$ cat flow/design.v
module pc (
    input   wire                clk,
    input   wire                rst,
    input   wire                pause_i,
    input   wire                sel_i,
    input   wire[15:0]  br_addr_i,
    output  wire[15:0]  pc4_o,
    output  reg[15:0]   pc_o
);
assign pc4_o = pc_o + 4;
always @(posedge clk or posedge rst) begin
    if(rst) begin
        pc_o <= 16'h0000;
    end else if (pause_i == 1'b1) begin
        pc_o <= pc_o;
    end else if (sel_i == 1'b1)begin
        pc_o <= br_addr_i;
    end else begin
        pc_o <= pc_o + 4;
    end
end
endmodule  
module if_id (
    input   wire                clk,
    input   wire                rst,
    input   wire                pause_i,
    input   wire[15:0]  pc_i,
    input   wire[15:0]  pc4_i,
    input   wire[31:0]      inst_i,
    input   wire                flush_i,
    output  reg[15:0]   pc_o,
    output  reg[15:0]   pc4_o,
    output  reg[31:0]       inst_o
);
always @(posedge clk or posedge rst) begin
    if(rst) begin
        pc_o   <= 16'b0;
        pc4_o  <= 16'b0;
        inst_o <= 32'b0;
    end else if(flush_i) begin
        pc_o   <= 16'b0;
        pc4_o  <= 16'b0;
        inst_o <= 32'b0;
    end else if(pause_i == 1'b1) begin
        pc_o   <= pc_o;
        pc4_o  <= pc4_o;
        inst_o <= inst_o;
    end else begin
        pc_o   <= pc_i;
        pc4_o  <= pc4_i;
        inst_o <= inst_i;
    end
end
endmodule  
module regfile (
    input   wire                clk,
    input   wire                wen,
    input   wire[4:0]   waddr,
    input   wire[4:0]   raddr1,
    input   wire[4:0]   raddr2,
    input   wire[31:0]      wdata,
    output  wire[31:0]      data1_o,     
    output  wire[31:0]      data2_o      
);
reg [31:0]  regs[0:31];
assign  data1_o = (raddr1 == 5'b00000) ? 32'h0000_0000 
                  : (wen && raddr1 == waddr) ?  wdata
                  : regs[raddr1];
assign  data2_o = (raddr2 == 5'b00000) ? 32'h0000_0000 
                  : (wen && raddr2 == waddr) ?  wdata
                  : regs[raddr2];
always @(posedge clk) begin
    if(wen) begin
        regs[waddr] <= wdata;
    end else begin
        regs[0] <= 32'h0000_0000; 
    end
end
endmodule  
module ctrl (
    input   wire        rst,
    input   wire[6:0]   opcode,
    input   wire[2:0]   func3,
    input   wire[6:0]   func7,
    output  reg         inst_valid,
    output  reg[2:0]    imm_sel,
    output  reg         reg_wen,
    output  reg         op1_sel,
    output  reg         op2_sel,
    output  reg[1:0]    alu_sel,
    output  reg[3:0]    alu_op,
    output  reg         mem_wen,
    output  reg[1:0]    wb_sel,
    output  reg[2:0]    br_sel,
    output  wire        is_jalr_o
);
assign is_jalr_o = (opcode == 7'b1100111) && (func3 == 3'b000);
always @(*) begin
    if(rst) begin
        inst_valid = 1'b0;
        imm_sel    = 3'b000;
        reg_wen    = 1'b0;
        op1_sel    = 1'b0;
        op2_sel    = 1'b1;
        alu_sel    = 2'b00;
        alu_op     = 4'b0000;
        mem_wen    = 1'b0;
        wb_sel     = 2'b00;
        br_sel     = 3'b000;
    end
    else begin
        case (opcode)
            7'b0110011: begin
                case (func7[5]) 
                    1'b0: begin
                        case (func3)
                            3'b000: begin        
                                inst_valid = 1'b1;             
                                imm_sel    = 3'b000;
                                reg_wen    = 1'b1;
                                op1_sel    = 1'b1;
                                op2_sel    = 1'b0;
                                alu_sel    = 2'b01;
                                alu_op     = 4'b0001;
                                mem_wen    = 1'b0;
                                wb_sel     = 2'b10;
                                br_sel     = 3'b000;
                            end
                            3'b010: begin      
                                inst_valid = 1'b1;                 
                                imm_sel    = 3'b000;
                                reg_wen    = 1'b1;
                                op1_sel    = 1'b1;
                                op2_sel    = 1'b0;
                                alu_sel    = 2'b01;
                                alu_op     = 4'b1011;
                                mem_wen    = 1'b0;
                                wb_sel     = 2'b10;
                                br_sel     = 3'b000;
                            end
                            3'b011: begin     
                                inst_valid = 1'b1;                   
                                imm_sel    = 3'b000;
                                reg_wen    = 1'b1;
                                op1_sel    = 1'b1;
                                op2_sel    = 1'b0;
                                alu_sel    = 2'b01;
                                alu_op     = 4'b1100;
                                mem_wen    = 1'b0;
                                wb_sel     = 2'b10;
                                br_sel     = 3'b000;
                            end
                            3'b111: begin     
                                inst_valid = 1'b1;                  
                                imm_sel    = 3'b000;
                                reg_wen    = 1'b1;
                                op1_sel    = 1'b1;
                                op2_sel    = 1'b0;
                                alu_sel    = 2'b11;
                                alu_op     = 4'b1000;
                                mem_wen    = 1'b0;
                                wb_sel     = 2'b10;
                                br_sel     = 3'b000;
                            end
                            3'b110: begin    
                                inst_valid = 1'b1;               
                                imm_sel    = 3'b000;
                                reg_wen    = 1'b1;
                                op1_sel    = 1'b1;
                                op2_sel    = 1'b0;
                                alu_sel    = 2'b11;
                                alu_op     = 4'b1001;
                                mem_wen    = 1'b0;
                                wb_sel     = 2'b10;
                                br_sel     = 3'b000;
                            end
                            3'b100: begin     
                                inst_valid = 1'b1;                 
                                imm_sel    = 3'b000;
                                reg_wen    = 1'b1;
                                op1_sel    = 1'b1;
                                op2_sel    = 1'b0;
                                alu_sel    = 2'b11;
                                alu_op     = 4'b1010;
                                mem_wen    = 1'b0;
                                wb_sel     = 2'b10;
                                br_sel     = 3'b000;
                            end
                            3'b001: begin   
                                inst_valid = 1'b1;                    
                                imm_sel    = 3'b000;
                                reg_wen    = 1'b1;
                                op1_sel    = 1'b1;
                                op2_sel    = 1'b0;
                                alu_sel    = 2'b10;
                                alu_op     = 4'b0101;
                                mem_wen    = 1'b0;
                                wb_sel     = 2'b10;
                                br_sel     = 3'b000;
                            end
                            3'b101: begin    
                                inst_valid = 1'b1;                    
                                imm_sel    = 3'b000;
                                reg_wen    = 1'b1;
                                op1_sel    = 1'b1;
                                op2_sel    = 1'b0;
                                alu_sel    = 2'b10;
                                alu_op     = 4'b0110;
                                mem_wen    = 1'b0;
                                wb_sel     = 2'b10;
                                br_sel     = 3'b000;
                            end
                            default begin
                                inst_valid = 1'b0;
                                imm_sel    = 3'b000;
                                reg_wen    = 1'b0;
                                op1_sel    = 1'b0;
                                op2_sel    = 1'b1;
                                alu_sel    = 2'b00;
                                alu_op     = 4'b0000;
                                mem_wen    = 1'b0;
                                wb_sel     = 2'b00;
                                br_sel     = 3'b000;
                            end
                        endcase
                    end
                    1'b1: begin
                        case (func3)
                            3'b000: begin   
                                inst_valid = 1'b1;                    
                                imm_sel    = 3'b000;
                                reg_wen    = 1'b1;
                                op1_sel    = 1'b1;
                                op2_sel    = 1'b0;
                                alu_sel    = 2'b01;
                                alu_op     = 4'b0010;
                                mem_wen    = 1'b0;
                                wb_sel     = 2'b10;
                                br_sel     = 3'b000;
                            end
                            3'b101: begin
                                inst_valid = 1'b1;
                                imm_sel    = 3'b000;
                                reg_wen    = 1'b1;
                                op1_sel    = 1'b1;
                                op2_sel    = 1'b0;
                                alu_sel    = 2'b10;
                                alu_op     = 4'b0111;
                                mem_wen    = 1'b0;
                                wb_sel     = 2'b10;
                                br_sel     = 3'b000;
                            end
                            default begin
                                inst_valid = 1'b0;
                                imm_sel    = 3'b000;
                                reg_wen    = 1'b0;
                                op1_sel    = 1'b0;
                                op2_sel    = 1'b1;
                                alu_sel    = 2'b00;
                                alu_op     = 4'b0000;
                                mem_wen    = 1'b0;
                                wb_sel     = 2'b00;
                                br_sel     = 3'b000;
                            end
                        endcase
                    end
                    default begin
                        inst_valid = 1'b0;
                        imm_sel    = 3'b000;
                        reg_wen    = 1'b0;
                        op1_sel    = 1'b0;
                        op2_sel    = 1'b1;
                        alu_sel    = 2'b00;
                        alu_op     = 4'b0000;
                        mem_wen    = 1'b0;
                        wb_sel     = 2'b00;
                        br_sel     = 3'b000;
                    end
                endcase
            end
            7'b0010011: begin
                case (func3)
                    3'b000: begin       
                        inst_valid = 1'b1;                 
                        imm_sel    = 3'b001;
                        reg_wen    = 1'b1;
                        op1_sel    = 1'b1;
                        op2_sel    = 1'b1;
                        alu_sel    = 2'b01;
                        alu_op     = 4'b0001;
                        mem_wen    = 1'b0;
                        wb_sel     = 2'b10;
                        br_sel     = 3'b000;
                    end
                    3'b010: begin       
                        inst_valid = 1'b1;                
                        imm_sel    = 3'b001;
                        reg_wen    = 1'b1;
                        op1_sel    = 1'b1;
                        op2_sel    = 1'b1;
                        alu_sel    = 2'b01;
                        alu_op     = 4'b1011;
                        mem_wen    = 1'b0;
                        wb_sel     = 2'b10;
                        br_sel     = 3'b000;
                    end
                    3'b011: begin      
                        inst_valid = 1'b1;                  
                        imm_sel    = 3'b001;
                        reg_wen    = 1'b1;
                        op1_sel    = 1'b1;
                        op2_sel    = 1'b1;
                        alu_sel    = 2'b01;
                        alu_op     = 4'b1100;
                        mem_wen    = 1'b0;
                        wb_sel     = 2'b10;
                        br_sel     = 3'b000;
                    end
                    3'b111: begin     
                        inst_valid = 1'b1;                  
                        imm_sel    = 3'b001;
                        reg_wen    = 1'b1;
                        op1_sel    = 1'b1;
                        op2_sel    = 1'b1;
                        alu_sel    = 2'b11;
                        alu_op     = 4'b1000;
                        mem_wen    = 1'b0;
                        wb_sel     = 2'b10;
                        br_sel     = 3'b000;
                    end
                    3'b110: begin        
                        inst_valid = 1'b1;                
                        imm_sel    = 3'b001;
                        reg_wen    = 1'b1;
                        op1_sel    = 1'b1;
                        op2_sel    = 1'b1;
                        alu_sel    = 2'b11;
                        alu_op     = 4'b1001;
                        mem_wen    = 1'b0;
                        wb_sel     = 2'b10;
                        br_sel     = 3'b000;
                    end 
                    3'b100: begin     
                        inst_valid = 1'b1;                  
                        imm_sel    = 3'b001;
                        reg_wen    = 1'b1;
                        op1_sel    = 1'b1;
                        op2_sel    = 1'b1;
                        alu_sel    = 2'b11;
                        alu_op     = 4'b1010;
                        mem_wen    = 1'b0;
                        wb_sel     = 2'b10;
                        br_sel     = 3'b000;
                    end
                    3'b001: begin     
                        inst_valid = 1'b1;                  
                        imm_sel    = 3'b001;
                        reg_wen    = 1'b1;
                        op1_sel    = 1'b1;
                        op2_sel    = 1'b1;
                        alu_sel    = 2'b10;
                        alu_op     = 4'b0101;
                        mem_wen    = 1'b0;
                        wb_sel     = 2'b10;
                        br_sel     = 3'b000;
                    end
                    3'b101: begin   
                        inst_valid = 1'b1;                    
                        imm_sel    = 3'b001;
                        reg_wen    = 1'b1;
                        op1_sel    = 1'b1;
                        op2_sel    = 1'b1;
                        alu_sel    = 2'b10;
                        mem_wen    = 1'b0;
                        wb_sel     = 2'b10;
                        br_sel     = 3'b000;
                        if(func7[5]) begin
                            alu_op = 4'b0111;
                        end else begin
                            alu_op = 4'b0110;
                        end
                    end
                    default begin
                        inst_valid = 1'b0;
                        imm_sel    = 3'b000;
                        reg_wen    = 1'b0;
                        op1_sel    = 1'b0;
                        op2_sel    = 1'b1;
                        alu_sel    = 2'b00;
                        alu_op     = 4'b0000;
                        mem_wen    = 1'b0;
                        wb_sel     = 2'b00;
                        br_sel     = 3'b000;
                    end
                endcase
            end
            7'b0000011: begin
                case (func3)
                    3'b010: begin
                        inst_valid = 1'b1;
                        imm_sel    = 3'b001;
                        reg_wen    = 1'b1;
                        op1_sel    = 1'b1;
                        op2_sel    = 1'b1;
                        alu_sel    = 2'b01;
                        alu_op     = 4'b0001;
                        mem_wen    = 1'b0;
                        wb_sel     = 2'b11;
                        br_sel     = 3'b000;
                    end
                    default begin
                        inst_valid = 1'b0;
                        imm_sel    = 3'b000;
                        reg_wen    = 1'b0;
                        op1_sel    = 1'b0;
                        op2_sel    = 1'b1;
                        alu_sel    = 2'b00;
                        alu_op     = 4'b0000;
                        mem_wen    = 1'b0;
                        wb_sel     = 2'b00;
                        br_sel     = 3'b000;
                    end
                endcase
            end
            7'b1100111: begin
                if(func3 == 3'b000) begin
                        inst_valid = 1'b1;                       
                        imm_sel    = 3'b001;
                        reg_wen    = 1'b1;
                        op1_sel    = 1'b0;
                        op2_sel    = 1'b1;
                        alu_sel    = 2'b00;
                        alu_op     = 4'b0000;
                        mem_wen    = 1'b0;
                        wb_sel     = 2'b01;
                        br_sel     = 3'b111;
                end else begin     
                    inst_valid = 1'b0;
                    imm_sel    = 3'b000;
                    reg_wen    = 1'b0;
                    op1_sel    = 1'b0;
                    op2_sel    = 1'b1;
                    alu_sel    = 2'b00;
                    alu_op     = 4'b0000;
                    mem_wen    = 1'b0;
                    wb_sel     = 2'b00;
                    br_sel     = 3'b000;
                end
            end
            7'b0100011: begin
                case (func3)
                    3'b010: begin
                        inst_valid = 1'b1;
                        imm_sel    = 3'b010;
                        reg_wen    = 1'b0;
                        op1_sel    = 1'b1;
                        op2_sel    = 1'b1;
                        alu_sel    = 2'b01;
                        alu_op     = 4'b0001;
                        mem_wen    = 1'b1;
                        wb_sel     = 2'b00;
                        br_sel     = 3'b000;
                    end
                    default begin     
                        inst_valid = 1'b0;
                        imm_sel    = 3'b000;
                        reg_wen    = 1'b0;
                        op1_sel    = 1'b0;
                        op2_sel    = 1'b1;
                        alu_sel    = 2'b00;
                        alu_op     = 4'b0000;
                        mem_wen    = 1'b0;
                        wb_sel     = 2'b00;
                        br_sel     = 3'b000;
                    end
                endcase
            end
            7'b1100011: begin
                case (func3)
                    3'b000: begin
                        inst_valid = 1'b1;
                        imm_sel    = 3'b011;
                        reg_wen    = 1'b0;
                        op1_sel    = 1'b0;
                        op2_sel    = 1'b1;
                        alu_sel    = 2'b01;
                        alu_op     = 4'b0001;
                        mem_wen    = 1'b0;
                        wb_sel     = 2'b00;
                        br_sel     = 3'b001;
                    end
                    3'b001: begin
                        inst_valid = 1'b1;
                        imm_sel    = 3'b011;
                        reg_wen    = 1'b0;
                        op1_sel    = 1'b0;
                        op2_sel    = 1'b1;
                        alu_sel    = 2'b01;
                        alu_op     = 4'b0001;
                        mem_wen    = 1'b0;
                        wb_sel     = 2'b00;
                        br_sel     = 3'b010;
                    end
                    3'b100: begin
                        inst_valid = 1'b1;
                        imm_sel    = 3'b011;
                        reg_wen    = 1'b0;
                        op1_sel    = 1'b0;
                        op2_sel    = 1'b1;
                        alu_sel    = 2'b01;
                        alu_op     = 4'b0001;
                        mem_wen    = 1'b0;
                        wb_sel     = 2'b00;
                        br_sel     = 3'b011;
                    end
                    3'b110: begin
                        inst_valid = 1'b1;
                        imm_sel    = 3'b011;
                        reg_wen    = 1'b0;
                        op1_sel    = 1'b0;
                        op2_sel    = 1'b1;
                        alu_sel    = 2'b01;
                        alu_op     = 4'b0001;
                        mem_wen    = 1'b0;
                        wb_sel     = 2'b00;
                        br_sel     = 3'b100;
                    end
                    3'b101: begin
                        inst_valid = 1'b1;
                        imm_sel    = 3'b011;
                        reg_wen    = 1'b0;
                        op1_sel    = 1'b0;
                        op2_sel    = 1'b1;
                        alu_sel    = 2'b01;
                        alu_op     = 4'b0001;
                        mem_wen    = 1'b0;
                        wb_sel     = 2'b00;
                        br_sel     = 3'b101;
                    end
                    3'b111: begin 
                        inst_valid = 1'b1;   
                        imm_sel    = 3'b011;
                        reg_wen    = 1'b0;
                        op1_sel    = 1'b0;
                        op2_sel    = 1'b1;
                        alu_sel    = 2'b01;
                        alu_op     = 4'b0001;
                        mem_wen    = 1'b0;
                        wb_sel     = 2'b00;
                        br_sel     = 3'b110;
                    end
                    default begin   
                        inst_valid = 1'b0;
                        imm_sel    = 3'b000;
                        reg_wen    = 1'b0;
                        op1_sel    = 1'b0;
                        op2_sel    = 1'b1;
                        alu_sel    = 2'b00;
                        alu_op     = 4'b0000;
                        mem_wen    = 1'b0;
                        wb_sel     = 2'b00;
                        br_sel     = 3'b000;
                    end
                endcase
            end
            7'b0110111: begin
                inst_valid = 1'b1;
                imm_sel    = 3'b100;
                reg_wen    = 1'b1;
                op1_sel    = 1'b1;
                op2_sel    = 1'b1;
                alu_sel    = 2'b01;
                alu_op     = 4'b0011;
                mem_wen    = 1'b0;
                wb_sel     = 2'b10;
                br_sel     = 3'b000;
            end
            7'b0010111: begin       
                inst_valid = 1'b1;      
                imm_sel    = 3'b100;
                reg_wen    = 1'b1;
                op1_sel    = 1'b0;
                op2_sel    = 1'b1;
                alu_sel    = 2'b01;
                alu_op     = 4'b0001;
                mem_wen    = 1'b0;
                wb_sel     = 2'b10;
                br_sel     = 3'b000;
            end
            7'b1101111: begin
                inst_valid = 1'b1;
                imm_sel    = 3'b101;
                reg_wen    = 1'b1;
                op1_sel    = 1'b0;
                op2_sel    = 1'b1;
                alu_sel    = 2'b01;
                alu_op     = 4'b0001;
                mem_wen    = 1'b0;
                wb_sel     = 2'b01;
                br_sel     = 3'b111;
            end
            default begin
                inst_valid = 1'b0;
                imm_sel    = 3'b000;
                reg_wen    = 1'b0;
                op1_sel    = 1'b0;
                op2_sel    = 1'b1;
                alu_sel    = 2'b00;
                alu_op     = 4'b0000;
                mem_wen    = 1'b0;
                wb_sel     = 2'b00;
                br_sel     = 3'b000;
            end
        endcase
    end
end
endmodule  
module imm_gen (
    input   wire            rst,
    input   wire[2:0]       sel_i,
    input   wire[31:7]      data_i,
    output  reg[31:0]   imm_o
);
always @(*) begin
    if(rst) begin
        imm_o = 32'h0000_0000;
    end else begin
        case (sel_i)
            3'b001: begin
                imm_o = { { 20{data_i[31]} }, data_i[31:20]};
            end
            3'b010: begin
                imm_o = { { 20{data_i[31]} } , data_i[31:25], data_i[11:7]};
            end
            3'b011: begin
                imm_o = { { 20{data_i[31]} } , data_i[7], data_i[30:25], data_i[11:8], 1'b0};
            end
            3'b100: begin
                imm_o = { data_i[31:12], 12'b0};
            end
            3'b101: begin
                imm_o = {  { 12{data_i[31]} }, data_i[19:12], data_i[20], data_i[30:21], 1'b0 };
            end
            default begin
                imm_o = 32'h0000_0000;
            end
        endcase
    end
end
endmodule  
module branch (
    input   wire            rst,
    input   wire[2:0]       sel_i,
    input   wire[31:0]  data1_i,
    input   wire[31:0]  data2_i,
    input   wire[15:0]      pc_i,
    input   wire[15:0]      imm_i,
    input   wire            is_jalr_i,
    output  wire[15:0]      br_addr_o,
    output  reg             pc_sel_o
);
assign br_addr_o = (is_jalr_i) ? (data1_i + imm_i) : pc_i + imm_i;
wire[31:0] data_sub = data1_i + ( ~data2_i + 1 );
wire data1_eq_data2 = (data1_i == data2_i);
wire data1_lt_data2 = ( (sel_i == 3'b011) || (sel_i == 3'b101) ) ?
                            (  ( data1_i[31] && !data2_i[31])
                            || ( data1_i[31] &&  data2_i[31] && data_sub[31])
                            || (!data1_i[31] && !data2_i[31] && data_sub[31]) )
                            :  ( data1_i < data2_i );
always @(*) begin
    if(rst) begin
        pc_sel_o = 1'b0;
    end else begin
        case (sel_i)
            3'b001: begin
                pc_sel_o = data1_eq_data2;
            end
            3'b010: begin
                pc_sel_o = ~data1_eq_data2;
            end          
            3'b011,3'b100: begin
                pc_sel_o = data1_lt_data2;
            end     
            3'b101,3'b110: begin
                pc_sel_o = ~data1_lt_data2;
            end
            3'b111: begin
                pc_sel_o = 1'b1;
            end
            default begin
                pc_sel_o = 1'b0;
            end
        endcase
    end
end
endmodule  
module id (
    input   wire                rst,
    input   wire[31:0]      inst_i,
    input   wire[31:0]      rdata1_i,
    input   wire[31:0]      rdata2_i,
    input   wire[15:0]          pc_i,
    output  wire                inst_valid_o,
    output  wire                pc_sel_o,
    output  wire[15:0]          br_addr_o,
    output  wire                reg_wen_o,
    output  wire[4:0]   reg_waddr_o,
    output  wire[31:0]      op1_o,
    output  wire[31:0]      op2_o,
    output  wire[1:0]           alu_sel_o,
    output  wire[3:0]           alu_op_o,
    output  wire                mem_wen_o,
    output  wire[31:0]      mem_wdata_o,
    output  wire[1:0]           wb_sel_o,
    input   wire                ex_wen_i,
    input   wire[4:0]   ex_waddr_i,
    input   wire[31:0]      ex_wdata_i,
    input   wire                mem_wen_i,
    input   wire[4:0]   mem_waddr_i,
    input   wire[31:0]      mem_wdata_i,
    output  wire                op1_sel_o,
    output  wire[4:0]   raddr1_o,
    output  wire                op2_sel_o,
    output  wire[4:0]   raddr2_o
);
wire[2:0]    ctrl_imm_sel_o;
wire         ctrl_op1_sel_o;
wire         ctrl_op2_sel_o;
wire[2:0]    ctrl_br_sel_o;
wire         ctrl_is_jalr_o;
wire[31:0]  immgen_imm_o;
wire    reg1_ex_forward = (ex_wen_i == 1'b1) && (ex_waddr_i == inst_i[19:15]);
wire    reg1_mem_forward = (mem_wen_i == 1'b1) && (mem_waddr_i == inst_i[19:15]);
wire    reg2_ex_forward = (ex_wen_i == 1'b1) && (ex_waddr_i == inst_i[24:20]);
wire    reg2_mem_forward = (mem_wen_i == 1'b1) && (mem_waddr_i == inst_i[24:20]);
wire[31:0]    reg1_data = (inst_i[19:15] == 5'b00000) ? 32'h0000_0000 
                                : (reg1_ex_forward == 1'b1) ? ex_wdata_i
                                : (reg1_mem_forward == 1'b1) ? mem_wdata_i
                                : rdata1_i ;
wire[31:0]    reg2_data = (inst_i[24:20] == 5'b00000) ? 32'h0000_0000
                                : (reg2_ex_forward == 1'b1) ? ex_wdata_i
                                : (reg2_mem_forward == 1'b1) ? mem_wdata_i
                                : rdata2_i ;
assign op1_o = (ctrl_op1_sel_o == 1'b0) ? {16'b0,pc_i} 
                : reg1_data;
assign op2_o = (ctrl_op2_sel_o == 1'b1) ? immgen_imm_o 
                : reg2_data;
ctrl u_ctrl(
    .rst(rst),
    .opcode(inst_i[6:0]),
    .func3(inst_i[14:12]),
    .func7(inst_i[31:25]),
    .inst_valid(inst_valid_o),
    .imm_sel(ctrl_imm_sel_o),
    .reg_wen(reg_wen_o),
    .op1_sel(ctrl_op1_sel_o),
    .op2_sel(ctrl_op2_sel_o),
    .alu_sel(alu_sel_o),
    .alu_op(alu_op_o),
    .mem_wen(mem_wen_o),
    .wb_sel(wb_sel_o),
    .br_sel(ctrl_br_sel_o),
    .is_jalr_o(ctrl_is_jalr_o)
);
imm_gen u_imm_gen(
    .rst(rst),
    .sel_i(ctrl_imm_sel_o),
    .data_i(inst_i[31:7]),
    .imm_o(immgen_imm_o)
);
branch u_branch(
    .rst(rst),
    .sel_i(ctrl_br_sel_o),
    .data1_i(reg1_data),
    .data2_i(reg2_data),
    .pc_i(pc_i),
    .imm_i(immgen_imm_o[15:0]),
    .is_jalr_i(ctrl_is_jalr_o),
    .pc_sel_o(pc_sel_o),
    .br_addr_o(br_addr_o)
);
assign reg_waddr_o = inst_i[11:7];
assign mem_wdata_o = reg2_data;
wire uses_rs1 = (inst_i[6:0] == 7'b0110011)  || (inst_i[6:0] == 7'b0010011) ||
                (inst_i[6:0] == 7'b0000011) || (inst_i[6:0] == 7'b1100111) ||
                (inst_i[6:0] == 7'b0100011)  || (inst_i[6:0] == 7'b1100011);
wire uses_rs2 = (inst_i[6:0] == 7'b0110011)  || (inst_i[6:0] == 7'b0100011)  ||
                (inst_i[6:0] == 7'b1100011);
assign op1_sel_o = uses_rs1 ? 1'b1 : 1'b0;
assign raddr1_o  = inst_i[19:15];
assign op2_sel_o = uses_rs2 ? 1'b0 : 1'b1;
assign raddr2_o  = inst_i[24:20]; 
endmodule  
module id_ex (
    input   wire                clk,
    input   wire                rst,
    input   wire                pause_i,
    input   wire                inst_valid_i,
    input   wire[31:0]      op1_i,
    input   wire[31:0]      op2_i,
    input   wire[1:0]           alu_sel_i,
    input   wire[3:0]           alu_op_i,
    input   wire                reg_wen_i,
    input   wire[4:0]   reg_waddr_i,
    input   wire[1:0]           wb_sel_i,
    input   wire[15:0]  pc_i,
    input   wire[15:0]  pc4_i,
    input   wire                mem_wen_i,
    input   wire[31:0]      mem_wdata_i,
    output  reg                 inst_valid_o,
    output  reg[31:0]       op1_o,
    output  reg[31:0]       op2_o,
    output  reg[1:0]            alu_sel_o,
    output  reg[3:0]            alu_op_o,
    output  reg                 reg_wen_o,
    output  reg[4:0]    reg_waddr_o,
    output  reg[1:0]            wb_sel_o,
    output  reg[15:0]   pc_o,
    output  reg[15:0]   pc4_o,
    output  reg                 mem_wen_o,
    output  reg[31:0]       mem_wdata_o
);
always @(posedge clk or posedge rst) begin
    if(rst) begin
        inst_valid_o <= 1'b0;
        op1_o        <= 32'h0000_0000;
        op2_o        <= 32'h0000_0000;
        alu_sel_o    <= 2'b00;
        alu_op_o     <= 4'b0000;
        reg_wen_o    <= 1'b0;
        reg_waddr_o  <= 5'b00000;
        wb_sel_o     <= 2'b00;
        pc_o         <= 16'h0000;
        pc4_o        <= 16'h0000;
        mem_wen_o    <= 1'b0;
        mem_wdata_o  <= 1'b0;
    end else if(pause_i == 1'b1) begin
        inst_valid_o <= 1'b0;
        op1_o        <= 32'h0000_0000;
        op2_o        <= 32'h0000_0000;
        alu_sel_o    <= 2'b00;
        alu_op_o     <= 4'b0000;
        reg_wen_o    <= 1'b0;
        reg_waddr_o  <= 5'b00000;
        wb_sel_o     <= 2'b00;
        pc_o         <= 16'h0000;
        pc4_o        <= 16'h0000;
        mem_wen_o    <= 1'b0;
        mem_wdata_o  <= 1'b0;
    end else begin
        inst_valid_o <= inst_valid_i;
        op1_o        <= op1_i;
        op2_o        <= op2_i;
        alu_sel_o    <= alu_sel_i;
        alu_op_o     <= alu_op_i;
        reg_wen_o    <= reg_wen_i;
        reg_waddr_o  <= reg_waddr_i;
        wb_sel_o     <= wb_sel_i;
        pc_o         <= pc_i;
        pc4_o        <= pc4_i;
        mem_wen_o    <= mem_wen_i;
        mem_wdata_o  <= mem_wdata_i;
    end
end
endmodule  
module alu (
    input   wire            rst,
    input   wire[31:0]  num1_i,
    input   wire[31:0]  num2_i,
    input   wire[1:0]       sel,    
    input   wire[3:0]       op,     
    output  reg[31:0]       result_o
);
reg[31:0]   result_arith;
reg[31:0]   result_shift;
reg[31:0]   result_logic;
wire[31:0] num_add = num1_i + num2_i;
wire[31:0] num_sub = num1_i + ( ~num2_i + 1 );
wire num1_eq_num2 = (num1_i == num2_i);
wire num1_lt_num2 = ( op == 4'b1011) ?
                            (  ( num1_i[31] && !num2_i[31])
                            || ( num1_i[31] &&  num2_i[31] && num_sub[31])
                            || (!num1_i[31] && !num2_i[31] && num_sub[31]) )
                            :  ( num1_i < num2_i );
always @(*) begin
    if(rst) begin
        result_arith = 32'h0000_0000;
    end else begin
        case (op)
            4'b0001: begin
                result_arith = num_add;
            end
            4'b0010: begin
                result_arith = num_sub;
            end
            4'b0011: begin
                result_arith = num2_i;
            end
            4'b1011,4'b1100: begin
                result_arith = num1_lt_num2;
            end
            default begin
                result_arith = 32'h0000_0000;
            end        
        endcase
    end
end
always @(*) begin
    if(rst) begin
        result_shift = 32'h0000_0000;
    end else begin
        case (op)
            4'b0101: begin
                result_shift = num1_i << num2_i[4:0];
            end
            4'b0110: begin
                result_shift = num1_i >> num2_i[4:0];
            end
            4'b0111: begin
                result_shift = $signed( num1_i ) >>> num2_i[4:0];
            end
            default begin
                result_shift = 32'h0000_0000;
            end
        endcase
    end
end
always @(*) begin
    if(rst) begin
        result_logic = 32'h0000_0000;
    end else begin
        case (op)
            4'b1000: begin
                result_logic = num1_i & num2_i;
            end
            4'b1001: begin
                result_logic = num1_i | num2_i;
            end
            4'b1010: begin
                result_logic = num1_i ^ num2_i;
            end
            default begin
                result_logic = 32'h0000_0000;
            end
        endcase
    end 
end
always @(*) begin
    case (sel)
        2'b01: begin
            result_o = result_arith;
        end
        2'b11: begin
            result_o = result_logic;
        end
        2'b10: begin
            result_o = result_shift;
        end
        default begin
            result_o = 32'h0000_0000;
        end
    endcase
end
endmodule  
module ex (      
    input  wire                 rst,
    input  wire                 inst_valid_i,
    input  wire[31:0]       op1_i,
    input  wire[31:0]       op2_i,
    input  wire[1:0]            alu_sel_i,
    input  wire[3:0]            alu_op_i,
    input  wire                 reg_wen_i,
    input  wire[4:0]    reg_waddr_i,
    input  wire[1:0]            wb_sel_i,
    input  wire[15:0]   pc_i,
    input  wire[15:0]   pc4_i,
    input  wire                 mem_wen_i,
    input  wire[31:0]       mem_wdata_i, 
    output wire                 inst_valid_o,
    output wire                 mem_wen_o,
    output wire[31:0]       mem_wdata_o,
    output wire                 reg_wen_o,
    output wire[4:0]    reg_waddr_o,
    output wire[31:0]       alu_result_o,
    output wire[1:0]            wb_sel_o,
    output wire[15:0]           pc_o,
    output wire[15:0]           pc4_o,
    output wire[31:0]       data_forward_o
);
assign inst_valid_o = inst_valid_i;
assign mem_wen_o = mem_wen_i;
assign mem_wdata_o = mem_wdata_i;
assign reg_wen_o = reg_wen_i;
assign reg_waddr_o = reg_waddr_i;
assign wb_sel_o = wb_sel_i;
assign pc_o  = pc_i;
assign pc4_o = pc4_i;
alu u_alu(
    .rst(rst),
    .num1_i(op1_i),
    .num2_i(op2_i),
    .sel(alu_sel_i),
    .op(alu_op_i),
    .result_o(alu_result_o)
);
assign data_forward_o = wb_sel_i == (2'b01) ? {16'b0,pc4_i} : alu_result_o;
endmodule  
module ex_mem (
    input   wire                clk,
    input   wire                rst,
    input   wire                pause_i, 
    input   wire                inst_valid_i,
    input   wire                mem_wen_i,
    input   wire[31:0]      mem_wdata_i,
    input   wire                reg_wen_i,
    input   wire[4:0]   reg_waddr_i,
    input   wire[31:0]      alu_result_i,
    input   wire[1:0]           wb_sel_i, 
    input   wire[15:0]          pc_i,
    input   wire[15:0]          pc4_i,
    output   reg                inst_valid_o,
    output   reg                mem_wen_o,
    output   reg[31:0]      mem_wdata_o,
    output   reg                reg_wen_o,
    output   reg[4:0]   reg_waddr_o,
    output   reg[31:0]      alu_result_o,
    output   reg[1:0]           wb_sel_o,
    output   reg[15:0]          pc_o,
    output   reg[15:0]          pc4_o
);
always @(posedge clk or posedge rst) begin
    if(rst) begin
        inst_valid_o <= 1'b0;
        mem_wen_o    <= 1'b0;
        mem_wdata_o  <= 32'h0000_0000;
        reg_wen_o    <= 1'b0;
        reg_waddr_o  <= 5'b00000;
        alu_result_o <= 32'h0000_0000;
        wb_sel_o     <= 2'b00;
        pc_o         <= 16'h0000;
        pc4_o        <= 16'h0000;
    end else if(pause_i == 1'b1) begin
        inst_valid_o <= 1'b0;
        mem_wen_o    <= 1'b0;
        mem_wdata_o  <= 32'h0000_0000;
        reg_wen_o    <= 1'b0;
        reg_waddr_o  <= 5'b00000;
        alu_result_o <= 32'h0000_0000;
        wb_sel_o     <= 2'b00;
        pc_o         <= 16'h0000;
        pc4_o        <= 16'h0000;
    end else begin
        inst_valid_o <= inst_valid_i;
        mem_wen_o    <= mem_wen_i;
        mem_wdata_o  <= mem_wdata_i;
        reg_wen_o    <= reg_wen_i;
        reg_waddr_o  <= reg_waddr_i;
        alu_result_o <= alu_result_i;
        wb_sel_o     <= wb_sel_i;
        pc_o         <= pc_i;
        pc4_o        <= pc4_i;
    end
end
endmodule  
module mem (
    input   wire[31:0]      alu_result_i,
    input   wire[1:0]           wb_sel_i,
    input   wire[15:0]          pc4_i,
    input   wire[31:0]      dm_data_i,
    output  wire[31:0]      reg_wdata_o
);
assign  reg_wdata_o = (wb_sel_i == 2'b10) ? alu_result_i
                        : (wb_sel_i == 2'b01) ? pc4_i
                        : (wb_sel_i == 2'b11) ? dm_data_i
                        : 32'h0000_0000;
endmodule  
module mem_wb (
    input   wire                clk,
    input   wire                rst,
    input   wire                pause_i, 
    input   wire                inst_valid_i,
    input   wire                reg_wen_i,
    input   wire[4:0]   reg_waddr_i,
    input   wire[31:0]      reg_wdata_i,
    input   wire[15:0]          pc_i,
    output  reg                 inst_valid_o,
    output  reg                 reg_wen_o,
    output  reg[4:0]    reg_waddr_o,
    output  reg[31:0]       reg_wdata_o,
    output  reg[15:0]           pc_o
);
always @(posedge clk or posedge rst) begin
    if(rst) begin
        inst_valid_o <= 1'b0;
        reg_wen_o    <= 1'b0;
        reg_waddr_o  <= 5'b00000;
        reg_wdata_o  <= 32'h0000_0000;
        pc_o         <= 16'h0000;
    end else if(pause_i == 1'b1) begin
        inst_valid_o <= 1'b0;
        reg_wen_o    <= 1'b0;
        reg_waddr_o  <= 5'b00000;
        reg_wdata_o  <= 32'h0000_0000;
        pc_o         <= 16'h0000;
    end else begin
        inst_valid_o <= inst_valid_i;
        reg_wen_o    <= reg_wen_i;
        reg_waddr_o  <= reg_waddr_i;
        reg_wdata_o  <= reg_wdata_i;
        pc_o         <= pc_i;
    end
end
endmodule  
module bubble (
    input   wire                rst,
    input   wire                ex_wen_i,
    input   wire[1:0]           ex_wb_sel_i,
    input   wire[4:0]   ex_reg_waddr_i,
    input   wire                id_op1_sel_i,
    input   wire[4:0]   id_raddr1_i,
    input   wire                id_op2_sel_i,
    input   wire[4:0]   id_raddr2_i,
    output  reg                 pc_pause_o,
    output  reg                 ifid_pause_o,
    output  reg                 idex_pause_o,
    output  reg                 exmem_pause_o,
    output  reg                 memwb_pause_o
);
wire    lu_pause = (ex_wen_i == 1'b1) && ( ex_wb_sel_i == 2'b11 ) 
                && ( ( id_op1_sel_i == 1'b1 && id_raddr1_i == ex_reg_waddr_i)
                    || (id_op2_sel_i == 1'b0 && id_raddr2_i == ex_reg_waddr_i) );
always @(*) begin
    if(rst) begin
        pc_pause_o    = 1'b0; 
        ifid_pause_o  = 1'b0;
        idex_pause_o  = 1'b0;
        exmem_pause_o = 1'b0;
        memwb_pause_o = 1'b0;
    end else if(lu_pause) begin
        pc_pause_o    = 1'b1; 
        ifid_pause_o  = 1'b1;
        idex_pause_o  = 1'b1;
        exmem_pause_o = 1'b0;
        memwb_pause_o = 1'b0;
    end else begin
        pc_pause_o    = 1'b0; 
        ifid_pause_o  = 1'b0;
        idex_pause_o  = 1'b0;
        exmem_pause_o = 1'b0;
        memwb_pause_o = 1'b0;
    end
end
endmodule  
module miniRV (
    input   wire                clk,
    input   wire                rst,
    input   wire[31:0]      inst_i,
    input   wire[31:0]      mem_rdata_i,
    output  wire[13:0]   inst_addr_o,
    output  wire[15:0]          mem_addr_o,
    output  wire                mem_wen_o,
    output  wire[31:0]      mem_wdata_o,
    output          debug_wb_have_inst,    
    output [31:0]   debug_wb_pc,           
    output          debug_wb_ena,          
    output [4:0]    debug_wb_reg,          
    output [31:0]   debug_wb_value         
);
wire                pc_sel_i;
wire                id_pc_sel_o;
wire[15:0]          pc_br_addr_i;
wire[15:0]  pc_pc_o;
wire[15:0]  pc_pc4_o;
assign inst_addr_o = pc_pc_o[15:2];
wire[15:0]          ifid_pc_o;
wire[15:0]          ifid_pc4_o;
wire[31:0]      ifid_inst_o;
wire                idex_inst_valid_i;
wire[31:0]      idex_op1_i;
wire[31:0]      idex_op2_i;
wire[1:0]           idex_alu_sel_i;
wire[3:0]           idex_alu_op_i;
wire                idex_reg_wen_i;
wire[4:0]   idex_reg_waddr_i;
wire[1:0]           idex_wb_sel_i;
wire                idex_mem_wen_i;
wire[31:0]      idex_mem_wdata_i;
wire[31:0]      idex_op1_o;
wire[31:0]      idex_op2_o;
wire[1:0]           idex_alu_sel_o;
wire[3:0]           idex_alu_op_o;
wire                idex_reg_wen_o;
wire[4:0]   idex_reg_waddr_o;
wire[1:0]           idex_wb_sel_o;
wire[15:0]  idex_pc_o;
wire[15:0]  idex_pc4_o;
wire                idex_mem_wen_o;
wire[31:0]      idex_mem_wdata_o;
wire[31:0]      ex_data_forward_o;
wire                exmem_inst_valid_i;
wire                exmem_mem_wen_i;
wire[31:0]      exmem_mem_wdata_i;
wire                exmem_reg_wen_i;
wire[4:0]   exmem_reg_waddr_i;
wire[31:0]      exmem_alu_result_i;
wire[1:0]           exmem_wb_sel_i;
wire[15:0]          exmem_pc4_i;
wire                exmem_inst_valid_o;
wire                exmem_reg_wen_o;
wire[4:0]   exmem_reg_waddr_o;
wire[31:0]      exmem_alu_result_o;
wire[1:0]           exmem_wb_sel_o;
wire[15:0]          exmem_pc4_o;
wire[15:0]          exmem_pc_i;
wire[15:0]          exmem_pc_o;
wire                memwb_reg_wen_i;
wire[4:0]   memwb_reg_waddr_i;
wire[31:0]      memwb_reg_wdata_i;
wire[15:0]          trace_pc; 
wire                regfile_wen_i;
wire[31:0]      regfile_wdata_i;
wire[4:0]   regfile_waddr_i;
wire[4:0]   regfile_raddr1_i;
wire[4:0]   regfile_raddr2_i;
wire[31:0]      regfile_data1_o;
wire[31:0]      regfile_data2_o;
wire[31:0]      alu_num1_i;
wire[31:0]      alu_num2_i;
wire[1:0]           alu_sel_i;    
wire[5:0]           alu_op_i;     
wire                bubble_id_op1_sel_i;
wire[4:0]   bubble_id_raddr1_i;
wire                bubble_id_op2_sel_i;
wire[4:0]   bubble_id_raddr2_i;
wire                bubble_pc_pause_o;
wire                bubble_ifid_pause_o;
wire                bubble_idex_pause_o;
wire                bubble_exmem_pause_o;
wire                bubble_memwb_pause_o;
pc u_pc(
    .clk(clk),
    .rst(rst),
    .pause_i(bubble_pc_pause_o),
    .sel_i(pc_sel_i),
    .br_addr_i(pc_br_addr_i),
    .pc4_o(pc_pc4_o),
    .pc_o(pc_pc_o)
);
if_id u_if_id(
    .clk(clk),
    .rst(rst),
    .pause_i(bubble_ifid_pause_o),
    .pc_i(pc_pc_o),
    .pc4_i(pc_pc4_o),
    .inst_i(inst_i),
    .flush_i(pc_sel_i),
    .pc_o(ifid_pc_o),
    .pc4_o(ifid_pc4_o),
    .inst_o(ifid_inst_o)
);
regfile u_regfile(
    .clk(clk),
    .wen(regfile_wen_i),
    .waddr(regfile_waddr_i),
    .raddr1(ifid_inst_o[19:15]),
    .raddr2(ifid_inst_o[24:20]),
    .wdata(regfile_wdata_i),
    .data1_o(regfile_data1_o),
    .data2_o(regfile_data2_o)
);
id u_id(
    .rst(rst),
    .inst_i(ifid_inst_o),
    .rdata1_i(regfile_data1_o),
    .rdata2_i(regfile_data2_o),
    .pc_i(ifid_pc_o),
    .pc_sel_o(id_pc_sel_o),
    .br_addr_o(pc_br_addr_i),
    .reg_wen_o(idex_reg_wen_i),
    .reg_waddr_o(idex_reg_waddr_i),
    .inst_valid_o(idex_inst_valid_i),
    .op1_o(idex_op1_i),
    .op2_o(idex_op2_i),
    .alu_sel_o(idex_alu_sel_i),
    .alu_op_o(idex_alu_op_i),
    .mem_wen_o(idex_mem_wen_i),
    .mem_wdata_o(idex_mem_wdata_i),
    .wb_sel_o(idex_wb_sel_i),
    .ex_wen_i(exmem_reg_wen_i),
    .ex_waddr_i(exmem_reg_waddr_i),
    .ex_wdata_i(ex_data_forward_o),
    .mem_wen_i(exmem_reg_wen_o),
    .mem_waddr_i(exmem_reg_waddr_o),
    .mem_wdata_i(memwb_reg_wdata_i),
    .op1_sel_o(bubble_id_op1_sel_i),
    .raddr1_o(bubble_id_raddr1_i),
    .op2_sel_o(bubble_id_op2_sel_i),
    .raddr2_o(bubble_id_raddr2_i)
);
wire idex_inst_valid_o;
id_ex u_id_ex(
    .clk(clk),
    .rst(rst),
    .pause_i(bubble_idex_pause_o),
    .inst_valid_i(idex_inst_valid_i),
    .op1_i(idex_op1_i),
    .op2_i(idex_op2_i),
    .alu_sel_i(idex_alu_sel_i),
    .alu_op_i(idex_alu_op_i),
    .reg_wen_i(idex_reg_wen_i),
    .reg_waddr_i(idex_reg_waddr_i),
    .wb_sel_i(idex_wb_sel_i),
    .pc_i(ifid_pc_o),
    .pc4_i(ifid_pc4_o),
    .mem_wen_i(idex_mem_wen_i),
    .mem_wdata_i(idex_mem_wdata_i),
    .inst_valid_o(idex_inst_valid_o),
    .op1_o(idex_op1_o),
    .op2_o(idex_op2_o),
    .alu_sel_o(idex_alu_sel_o),
    .alu_op_o(idex_alu_op_o),
    .reg_wen_o(idex_reg_wen_o),
    .reg_waddr_o(idex_reg_waddr_o),
    .wb_sel_o(idex_wb_sel_o),
    .pc_o(idex_pc_o),
    .pc4_o(idex_pc4_o),
    .mem_wen_o(idex_mem_wen_o),
    .mem_wdata_o(idex_mem_wdata_o)
);
ex u_ex(
    .rst(rst),
    .inst_valid_i(idex_inst_valid_o),
    .op1_i(idex_op1_o),
    .op2_i(idex_op2_o),
    .alu_sel_i(idex_alu_sel_o),
    .alu_op_i(idex_alu_op_o),
    .reg_wen_i(idex_reg_wen_o),
    .reg_waddr_i(idex_reg_waddr_o),
    .wb_sel_i(idex_wb_sel_o),
    .pc_i(idex_pc_o),
    .pc4_i(idex_pc4_o),
    .mem_wen_i(idex_mem_wen_o),
    .mem_wdata_i(idex_mem_wdata_o),
    .inst_valid_o(exmem_inst_valid_i),
    .mem_wen_o(exmem_mem_wen_i),
    .mem_wdata_o(exmem_mem_wdata_i),
    .reg_wen_o(exmem_reg_wen_i),
    .reg_waddr_o(exmem_reg_waddr_i),
    .alu_result_o(exmem_alu_result_i),
    .wb_sel_o(exmem_wb_sel_i),
    .pc_o(exmem_pc_i),
    .pc4_o(exmem_pc4_i),
    .data_forward_o(ex_data_forward_o)
);
ex_mem u_ex_mem(
    .clk(clk),
    .rst(rst),
    .pause_i(bubble_exmem_pause_o),
    .inst_valid_i(exmem_inst_valid_i),
    .mem_wen_i(exmem_mem_wen_i),
    .mem_wdata_i(exmem_mem_wdata_i),
    .reg_wen_i(exmem_reg_wen_i),
    .reg_waddr_i(exmem_reg_waddr_i),
    .alu_result_i(exmem_alu_result_i),
    .wb_sel_i(exmem_wb_sel_i), 
    .pc4_i(exmem_pc4_i),
    .inst_valid_o(exmem_inst_valid_o),
    .mem_wen_o(mem_wen_o),
    .mem_wdata_o(mem_wdata_o),
    .reg_wen_o(exmem_reg_wen_o),
    .reg_waddr_o(exmem_reg_waddr_o),
    .alu_result_o(exmem_alu_result_o),
    .wb_sel_o(exmem_wb_sel_o), 
    .pc4_o(exmem_pc4_o),
    .pc_i(exmem_pc_i),
    .pc_o(exmem_pc_o)
);
mem u_mem(
    .alu_result_i(exmem_alu_result_o),
    .wb_sel_i(exmem_wb_sel_o),
    .pc4_i(exmem_pc4_o),
    .dm_data_i(mem_rdata_i),
    .reg_wdata_o(memwb_reg_wdata_i)
);
mem_wb u_mem_wb(
    .clk(clk),
    .rst(rst),
    .pause_i(bubble_memwb_pause_o),
    .inst_valid_i(exmem_inst_valid_o),
    .reg_wen_i(exmem_reg_wen_o),
    .reg_waddr_i(exmem_reg_waddr_o),
    .reg_wdata_i(memwb_reg_wdata_i),
    .inst_valid_o(debug_wb_have_inst),
    .reg_wen_o(regfile_wen_i),
    .reg_waddr_o(regfile_waddr_i),
    .reg_wdata_o(regfile_wdata_i),
    .pc_i(exmem_pc_o),
    .pc_o(trace_pc)
);
bubble u_bubble(
    .rst(rst),
    .ex_wen_i(idex_reg_wen_o),
    .ex_wb_sel_i(idex_wb_sel_o),
    .ex_reg_waddr_i(idex_reg_waddr_o),
    .id_op1_sel_i(bubble_id_op1_sel_i),
    .id_raddr1_i(bubble_id_raddr1_i),
    .id_op2_sel_i(bubble_id_op2_sel_i),
    .id_raddr2_i(bubble_id_raddr2_i),
    .pc_pause_o(bubble_pc_pause_o),
    .ifid_pause_o(bubble_ifid_pause_o),
    .idex_pause_o(bubble_idex_pause_o),
    .exmem_pause_o(bubble_exmem_pause_o),
    .memwb_pause_o(bubble_memwb_pause_o)
);
assign mem_addr_o = exmem_alu_result_o[15:0];
assign pc_sel_i = id_pc_sel_o & ~bubble_pc_pause_o;
assign debug_wb_pc        = {16'b0,trace_pc};
assign debug_wb_ena       = regfile_wen_i;
assign debug_wb_reg       = regfile_waddr_i;
assign debug_wb_value     = regfile_wdata_i;
endmodule  
$ cat flow/run.sh
#!/bin/bash
# the make line also repeats each setting of config.mk as NAME=value (left out here)
make -C /OpenROAD-flow-scripts/flow DESIGN_CONFIG=/design/flow/config.mk WORK_HOME=/design/flow/orfs CLKGATE_MAP_FILE= finish
$ cat flow/config.mk
export PLATFORM = sky130hd
export DESIGN_NAME = miniRV
export DESIGN_NICKNAME = miniRV
export VERILOG_FILES = /design/flow/design.v
export SDC_FILE = /design/flow/constraint.sdc
export NUM_CORES = 4
export LEC_CHECK = 0
export CAP_MARGIN = 20
export CELL_PAD_IN_SITES_DETAIL_PLACEMENT = 1
export CELL_PAD_IN_SITES_GLOBAL_PLACEMENT = 1
export CORE_MARGIN = 2
export CORE_UTILIZATION = 38
export SLEW_MARGIN = 20
$ cat flow/constraint.sdc
create_clock -name core_clock -period 5.03 [get_ports {clk}]
set_input_delay 1.0060 -clock core_clock [delete_from_list [all_inputs] [get_ports {clk}]]
set_output_delay 1.0060 -clock core_clock [all_outputs]
set_load 0.01 [all_outputs]
==> metrics.yaml, run 1 <==
critical_path:
  worstPathArrival_ns: 7.94
  worst_path_max_delay_cell: "or4_4"
  r2r_end: "u_pc.pc_o[3]"
  crit_end: "u_pc.pc_o[3]"
  critical_path_buf_inv_count: 3
  crit_path_frequent_cell: "nor2_1"
  rrSetupSlack_ns: -2.22
  crit_family: "AND-OR/OR-AND gates"
  cp-start-kind: "flip-flop"
  startpoint: "u_id_ex.op1_o[27]"
  worstSetupEndpointType: "flip-flop"
  critical_path.max_stage_delay_ns: 0.57
  crit_type: "reg -> reg"
  cp_num_cells: 40
  r2r_cells: 40
  worst_ep_required_time_ns: 5.72
  r2r_start: "u_id_ex.op1_o[27]"
  cp_max_fo: 8
logic_synthesis:
  synthArstFlopShare: 0.270
  ys_chip_area_mm2: 0.0755
  top_area_frac: 0.407
  mux_area_frac: 0.235
  ys_types: 101
  synthTopCellsByCount: "1024 x edfxtp_1, 695 x mux4_2, 379 x dfrtp_1"
  synth.area.top_cells: "edfxtp_1 41%, mux4_2 21%, dfrtp_1 13%"
  ys_cells: 5273
  ys_seq_frac: 0.533
  ys.flops: 1403
  synth_area_leader_cell: "edfxtp_1"
  ys_sh_xor: 0.00882
  simple_gate_area_frac: 0.0728
  syn_area_mm2: 0.0755
  adder_share: 0.0255
  synth-main-ff-cell: "edfxtp_1"
  syn_avg_cell_area_um2: 14.3
  logic_family: "multiplexers"
  ys_warn_count: 11
  compound_area_frac: 0.0929
  most_common_cell: "edfxtp_1"
  syn_inst: 5273
  synth-edff-count: 1024
global_route:
  grt_pass1_vias: 60252
  grt_overflow: 0
  antenna_found_initial: 29
  grt_first_pass_wirelength_mm: 478
  grt_max_degree: 159
  track_usage: 0.335
routing:
  routed_wl_mm: 342
  via_per_inst: 6.12
  drtPass1Iterations: 5
  vias: 58261
  initialDrtViolationCount: 5698
  top_layer: "met5"
  drc: 0
  wl_met3_mm: 23.5
  routedLengthMet1_mm: 134
  postRouteAntennaNets: 0
  wire_per_inst_um: 35.9
  wl_met2_mm: 159
finish:
  final_cells: 9520
  syn_to_final_growth_pct: 29.6
  finalNetCount: 6943
  fin_area_mm2: 0.0978
job:
  warning_count: 100
  maxCapViolCount: 0
worst_hold_path:
  min-delay-start: "u_ex_mem.pc_o[5]"
  hp-class: "reg -> reg"
  worstHoldEndpoint: "u_mem_wb.pc_o[5]"
  min_path_cells: 0
cts:
  postCtsHoldBufs: 0
  cts_buffers: 159
  cts_max_path_buffers: 3
  clkTransAtPathRegs_ns: 0.07
  cts_sinks: 1403
  cts_tree: "done"
  worstSkewPairLatency_ns: 0.85
  clock_tree.root_cell: "clkbuf_16"
  htree_levels: 4
power_and_ir_drop:
  power_clock_mw: 12.1
  max-vdd-ir-drop_uv: 329
  internal_power_mw: 21.4
  comb_cell_power_mw: 4.07
  p_leak_nw: 38.5
  powerDensity_mw_per_mm2: 297
  p_comb_frac: 0.140
  p_sw_mw: 7.59
  seq_power_mw: 12.9
  pwr-share-clk: 0.416
  top_power_group: "sequential cells"
  seqPwrFrac: 0.444
  switching_share: 0.262
final_timing:
  hold_violations: 0
  maxSlewViolCount: 0
  finalCriticalPeriod_ns: 7.25
  tightest_slew_ns: 1.09
  fmax_mhz: 138
  setup_viol: 78
  setup_ws_ns: -2.22
  finalClockPeriodUsage: 1.44
  grt_setup_unrepaired: "true"
  clock_skew_ns: 0.0520
  slew_headroom: 0.276
placed_design:
  place_area_mm2: 0.0918
  gp_congestion: 1.00
  numPlacedInstances: 9174
  post-place-ws_ns: -2.41
  hpwl_mm: 246
  port_buffers: 183
floorplanning:
  fp_util: 0.382
  coreArea_mm2: 0.197
  num_rows: 163
  dieWidth_um: 450
  pin_count: 200
  dieArea_mm2: 0.202
  die_y_um: 450
outcome:
  outcome: "failed layout checks"
  violations: "setup timing"
-- metal layers --
metal | up-vias | GRT usage
met4 | 16 | 0.210
met1 | 30962 | 0.433
li1 | 23917 | -
met3 | 676 | 0.0549
met2 | 2690 | 0.528
met5 | - | 0
-- through the flow --
stage	power, mW	utilization	setup TNS [ns]	hold WS [ns]
CTS	29.1	0.494	-156.76	0.300
global placement	17.0	0.465	-183.40	0.334
finish	29.0	0.496	-165.05	0.310
detailed placement	17.0	0.465	-189.30	0.336
floorplan	14.8	-	-102.61	0.331
global route	29.8	0.495	-190.92	0.327
-- what timing repair did --
item                       in CTS  in global routing
cloned                          0                  3
resized                        30                 24
pin swaps                       5                 16
buffers inserted               20                  9
setup endpoints to repair      78                 79
-- layout make-up --
type | count | area [µm²]
Fill cell | 19761 | 99600
Sequential cell | 1403 | 40300
Multi-Input combinational cell | 3323 | 33500
Timing Repair Buffer | 1715 | 14800
Clock buffer | 196 | 4260
Tap cell | 2640 | 3300
Clock inverter | 95 | 1140
Inverter | 125 | 509
Antenna cell | 23 | 57.6
==> inputs of run 2 (changes only) <==
Settings changed: CELL_PAD_IN_SITES_DETAIL_PLACEMENT 1 to not set, CELL_PAD_IN_SITES_GLOBAL_PLACEMENT 1 to not set, CORE_UTILIZATION 38 to 66, CTS_CLUSTER_DIAMETER set to 372, CTS_CLUSTER_SIZE set to 15, SETUP_SLACK_MARGIN set to -0.41.
Clock period 5.03 ns to 5.32 ns, I/O delays scaled along.
==> run 2 against run 1 <==
Effect of this change: the run now fails in global routing; die size decreased by 42%; area after synthesis unchanged; synthesized cell count unchanged.
==> metrics.yaml, run 2 <==
placed_design:
  post-place-ws_ns: -1.96  # +0.451 ns
  port_buffers: 183  # unchanged
  gp_congestion: 1.10  # +10%
  numPlacedInstances: 7825  # -15%
  hpwl_mm: 245  # -0.59%
logic_synthesis:
  ys.flops: 1403  # unchanged
  syn_avg_cell_area_um2: 14.3  # unchanged
  top_area_frac: 0.407  # unchanged
  synthArstFlopShare: 0.270  # unchanged
  synthTopCellsByCount: "1024 x edfxtp_1, 695 x mux4_2, 379 x dfrtp_1"
  ys_sh_xor: 0.00882  # unchanged
  synth.area.top_cells: "edfxtp_1 41%, mux4_2 21%, dfrtp_1 13%"
  ys_warn_count: 11  # unchanged
  compound_area_frac: 0.0929  # unchanged
  syn_inst: 5273  # unchanged
  ys_types: 101  # unchanged
  ys_seq_frac: 0.533  # unchanged
  ys_chip_area_mm2: 0.0755  # unchanged
  synth-main-ff-cell: "edfxtp_1"
  adder_share: 0.0255  # unchanged
  simple_gate_area_frac: 0.0728  # unchanged
  mux_area_frac: 0.235  # unchanged
  most_common_cell: "edfxtp_1"
  synth-edff-count: 1024  # unchanged
  synth_area_leader_cell: "edfxtp_1"
  logic_family: "multiplexers"
  ys_cells: 5273  # unchanged
  syn_area_mm2: 0.0755  # unchanged
cts:
  postCtsHoldBufs: 0  # unchanged
  clock_tree.root_cell: "clkbuf_16"
  cts_sinks: 1403  # unchanged
  cts_buffers: 103  # -35%
  htree_levels: 3  # -1
  cts_max_path_buffers: 3  # unchanged
floorplanning:
  num_rows: 124  # -24%
  coreArea_mm2: 0.114  # -42%
  die_y_um: 342  # -24%
  dieArea_mm2: 0.117  # -42%
  pin_count: 200  # unchanged
  fp_util: 0.663  # +0.281
  dieWidth_um: 342  # -24%
outcome:
  outcome: "aborted with a tool error"
  haltStage: "global routing"
  error_line: "[ERROR GRT-0116] Global routing finished with congestion. Check the congestion regions in the DRC Viewer."
global_route:
  grt_overflow: 1
  track_usage: 0.763
[run 2: layer usage]
layer / GRT usage / GRT overflow
met1: 0.787 / 0
met2: 0.893 / 0
met3: 0.655 / 1
met4: 0.659 / 0
met5: 0.503 / 0
[run 2: timing repair]
action / 4_1_cts
buffers inserted: 12
setup endpoints to repair: 78
cloned: 3
resized: 92
pin swaps: 20
[run 2: stage by stage]
stage / power (mW) / instance area [µm²] / TNS, ns
CTS: 23.4 / 91600 / -130.91
detailed placement: 15.9 / 88200 / -146.45
global placement: 15.8 / 88200 / -133.23
floorplan: 14.0 / 75800 / -79.99
==> inputs of run 3 (changes only) <==
Settings changed: CORE_UTILIZATION 66 to 70, CTS_CLUSTER_SIZE 15 to 44, SETUP_SLACK_MARGIN -0.41 to -0.45.
Clock period 5.32 ns to 5.91 ns, I/O delays scaled along.
==> run 3 against run 2 <==
Effect of this change: the flow again stops in global routing; die size is 5.6% lower; synthesized cell count stayed put; area after synthesis stayed put.
==> metrics.yaml, run 3 <==
cts:
  postCtsHoldBufs: 0  # unchanged
  htree_levels: 2  # -1
  clock_tree.root_cell: "clkbuf_16"
  cts_buffers: 37  # -64%
  cts_sinks: 1403  # unchanged
  cts_max_path_buffers: 3  # unchanged
logic_synthesis:
  syn_avg_cell_area_um2: 14.3  # unchanged
  most_common_cell: "edfxtp_1"
  top_area_frac: 0.407  # unchanged
  ys_cells: 5273  # unchanged
  mux_area_frac: 0.235  # unchanged
  synth-main-ff-cell: "edfxtp_1"
  syn_area_mm2: 0.0755  # unchanged
  ys.flops: 1403  # unchanged
  logic_family: "multiplexers"
  synthArstFlopShare: 0.270  # unchanged
  ys_seq_frac: 0.533  # unchanged
  ys_sh_xor: 0.00882  # unchanged
  ys_warn_count: 11  # unchanged
  simple_gate_area_frac: 0.0728  # unchanged
  compound_area_frac: 0.0929  # unchanged
  ys_types: 101  # unchanged
  syn_inst: 5273  # unchanged
  synth.area.top_cells: "edfxtp_1 41%, mux4_2 21%, dfrtp_1 13%"
  synth_area_leader_cell: "edfxtp_1"
  synthTopCellsByCount: "1024 x edfxtp_1, 695 x mux4_2, 379 x dfrtp_1"
  ys_chip_area_mm2: 0.0755  # unchanged
  adder_share: 0.0255  # unchanged
  synth-edff-count: 1024  # unchanged
outcome:
  haltStage: "global routing"
  error_line: "[ERROR GRT-0232] Routing congestion too high. Check the congestion heatmap in the GUI."
  outcome: "aborted with a tool error"
placed_design:
  post-place-ws_ns: -1.66  # +0.297 ns
  hpwl_mm: 241  # -1.6%
  place_area_mm2: 0.0867  # -1.7%
  port_buffers: 183  # unchanged
  gp_congestion: 1.11  # +0.90%
  numPlacedInstances: 7541  # -3.6%
floorplanning:
  dieArea_mm2: 0.110  # -5.6%
  dieWidth_um: 332  # -2.9%
  die_y_um: 332  # -2.9%
  coreArea_mm2: 0.107  # -6.0%
  num_rows: 120  # -3.2%
  pin_count: 200  # unchanged
  fp_util: 0.705  # +0.0423
global_route:
  track_usage: 0.890
  grt_overflow: 838
[run 3: routing by layer]
metal | overflow | track usage
met5 | 25 | 0.665
met4 | 222 | 0.849
met2 | 321 | 0.966
met1 | 136 | 0.900
met3 | 134 | 0.833
[run 3: timing repair]
action                                 CTS
pin swaps                               10
setup buffers                           13
cloned                                   2
endpoints found under the hold margin    0
resized                                 56
setup endpoints to repair               78
==> inputs of run 4 (changes only) <==
Settings changed: ABC_AREA set to 0, CAP_MARGIN 20 to 0, CTS_CLUSTER_DIAMETER 372 to 118, CTS_CLUSTER_SIZE 44 to 58, GPL_ROUTABILITY_DRIVEN set to 1, GPL_TIMING_DRIVEN set to 1, PLACE_DENSITY set to 0.66, SETUP_SLACK_MARGIN -0.45 to -0.42.
Clock period 5.91 ns to 6.87 ns, I/O delays scaled along.
==> run 4 against run 3 <==
Effect of this change: the run again fails in global routing; synthesized cell count stayed put; area after synthesis stayed put; die size stayed put.
==> metrics.yaml, run 4 <==
outcome:
  outcome: "aborted with a tool error"
  haltStage: "global routing"
logic_synthesis:
  ys.flops: 1403  # unchanged
  most_common_cell: "edfxtp_1"
  mux_area_frac: 0.235  # unchanged
  syn_area_mm2: 0.0755  # unchanged
  ys_sh_xor: 0.00882  # unchanged
  ys_warn_count: 11  # unchanged
  top_area_frac: 0.407  # unchanged
  adder_share: 0.0255  # unchanged
  ys_chip_area_mm2: 0.0755  # unchanged
  synth-edff-count: 1024  # unchanged
  syn_avg_cell_area_um2: 14.3  # unchanged
  synth_area_leader_cell: "edfxtp_1"
  synth.area.top_cells: "edfxtp_1 41%, mux4_2 21%, dfrtp_1 13%"
  ys_cells: 5273  # unchanged
  logic_family: "multiplexers"
  synth-main-ff-cell: "edfxtp_1"
  synthTopCellsByCount: "1024 x edfxtp_1, 695 x mux4_2, 379 x dfrtp_1"
  simple_gate_area_frac: 0.0728  # unchanged
  synthArstFlopShare: 0.270  # unchanged
  ys_seq_frac: 0.533  # unchanged
  ys_types: 101  # unchanged
  syn_inst: 5273  # unchanged
  compound_area_frac: 0.0929  # unchanged
placed_design:
  port_buffers: 183  # unchanged
  hpwl_mm: 228  # -5.3%
  numPlacedInstances: 7161  # -5.0%
  gp_congestion: 1.13  # +1.8%
floorplanning:
  coreArea_mm2: 0.107  # unchanged
  die_y_um: 332  # unchanged
  fp_util: 0.705  # unchanged
  dieArea_mm2: 0.110  # unchanged
  pin_count: 200  # unchanged
  dieWidth_um: 332  # unchanged
  num_rows: 120  # unchanged
cts:
  clock_tree.root_cell: "clkbuf_16"
  htree_levels: 1  # -1
  cts_buffers: 31  # -16%
  postCtsHoldBufs: 0  # unchanged
  cts_max_path_buffers: 3  # unchanged
  cts_sinks: 1403  # unchanged
==> run 4: through the flow <==
step	hold WS (ns)	setup TNS (ns)	utilization	setup slack [ns]	instance area, µm²
after detailed placement	0.335	-46.40	0.779	-0.685	83400
after global placement	0.332	-29.09	0.779	-0.456	83400
after floorplan	0.331	-23.38	-	-0.350	75600
after CTS	0.308	-44.51	0.792	-0.643	84800
==> run 4: timing repair <==
item	in CTS
gates cloned	3
endpoints found under the setup margin	78
pin swaps	13
setup buffers	14
resized	31
==> inputs of run 5 (changes only) <==
Settings changed: ABC_AREA 0 to not set, CAP_MARGIN 0 to 20, CORE_UTILIZATION 70 to 72, CTS_CLUSTER_DIAMETER 118 to 345, CTS_CLUSTER_SIZE 58 to 17, GPL_ROUTABILITY_DRIVEN 1 to not set, GPL_TIMING_DRIVEN 1 to not set, SETUP_SLACK_MARGIN -0.42 to 1.06.
Clock period 6.87 ns to 6.29 ns, I/O delays scaled along.
==> run 5 against run 4 <==
Effect of this change: the flow again stops in global routing; die size shrank 2.7%; area after synthesis stayed put; synthesized cell count did not move.
==> metrics.yaml, run 5 <==
logic_synthesis:
  top_area_frac: 0.407  # unchanged
  ys_types: 101  # unchanged
  syn_area_mm2: 0.0755  # unchanged
  synthTopCellsByCount: "1024 x edfxtp_1, 695 x mux4_2, 379 x dfrtp_1"
  syn_inst: 5273  # unchanged
  adder_share: 0.0255  # unchanged
  compound_area_frac: 0.0929  # unchanged
  simple_gate_area_frac: 0.0728  # unchanged
  most_common_cell: "edfxtp_1"
  ys.flops: 1403  # unchanged
  synth-edff-count: 1024  # unchanged
  synth.area.top_cells: "edfxtp_1 41%, mux4_2 21%, dfrtp_1 13%"
  synth-main-ff-cell: "edfxtp_1"
  synth_area_leader_cell: "edfxtp_1"
  syn_avg_cell_area_um2: 14.3  # unchanged
  logic_family: "multiplexers"
  synthArstFlopShare: 0.270  # unchanged
  ys_warn_count: 11  # unchanged
  ys_chip_area_mm2: 0.0755  # unchanged
  mux_area_frac: 0.235  # unchanged
  ys_sh_xor: 0.00882  # unchanged
  ys_seq_frac: 0.533  # unchanged
  ys_cells: 5273  # unchanged
floorplanning:
  coreArea_mm2: 0.104  # -3.0%
  pin_count: 200  # unchanged
  fp_util: 0.727  # +0.0222
  num_rows: 118  # -1.7%
  dieWidth_um: 328  # -1.4%
  die_y_um: 328  # -1.4%
  dieArea_mm2: 0.107  # -2.7%
placed_design:
  port_buffers: 183  # unchanged
  hpwl_mm: 235  # +3.2%
  gp_congestion: 1.13  # -0.55%
  place_area_mm2: 0.0852  # +2.1%
  post-place-ws_ns: -1.20  # -0.511 ns
  numPlacedInstances: 7347  # +2.6%
outcome:
  haltStage: "global routing"
  error_line: "[ERROR GRT-0116] Global routing finished with congestion. Check the congestion regions in the DRC Viewer."
  outcome: "aborted with a tool error"
cts:
  clock_tree.root_cell: "clkbuf_16"
  cts_buffers: 92  # +200%
  cts_sinks: 1403  # unchanged
  postCtsHoldBufs: 0  # unchanged
  htree_levels: 3  # +2
  cts_max_path_buffers: 3  # unchanged
global_route:
  grt_overflow: 1079
  track_usage: 0.906
[run 5: what timing repair did]
item | in CTS
gates cloned | 3
pin swaps | 28
resized | 55
endpoints found under the hold margin | 0
endpoints found under the setup margin | 78
buffers inserted | 10
[run 5: layer usage]
| layer | overflow | global-route usage |
|---|---|---|
| met3 | 181 | 0.851 |
| met5 | 41 | 0.717 |
| met2 | 375 | 0.974 |
| met1 | 180 | 0.911 |
| met4 | 302 | 0.886 |
Power and IR drop assume default switching activity.
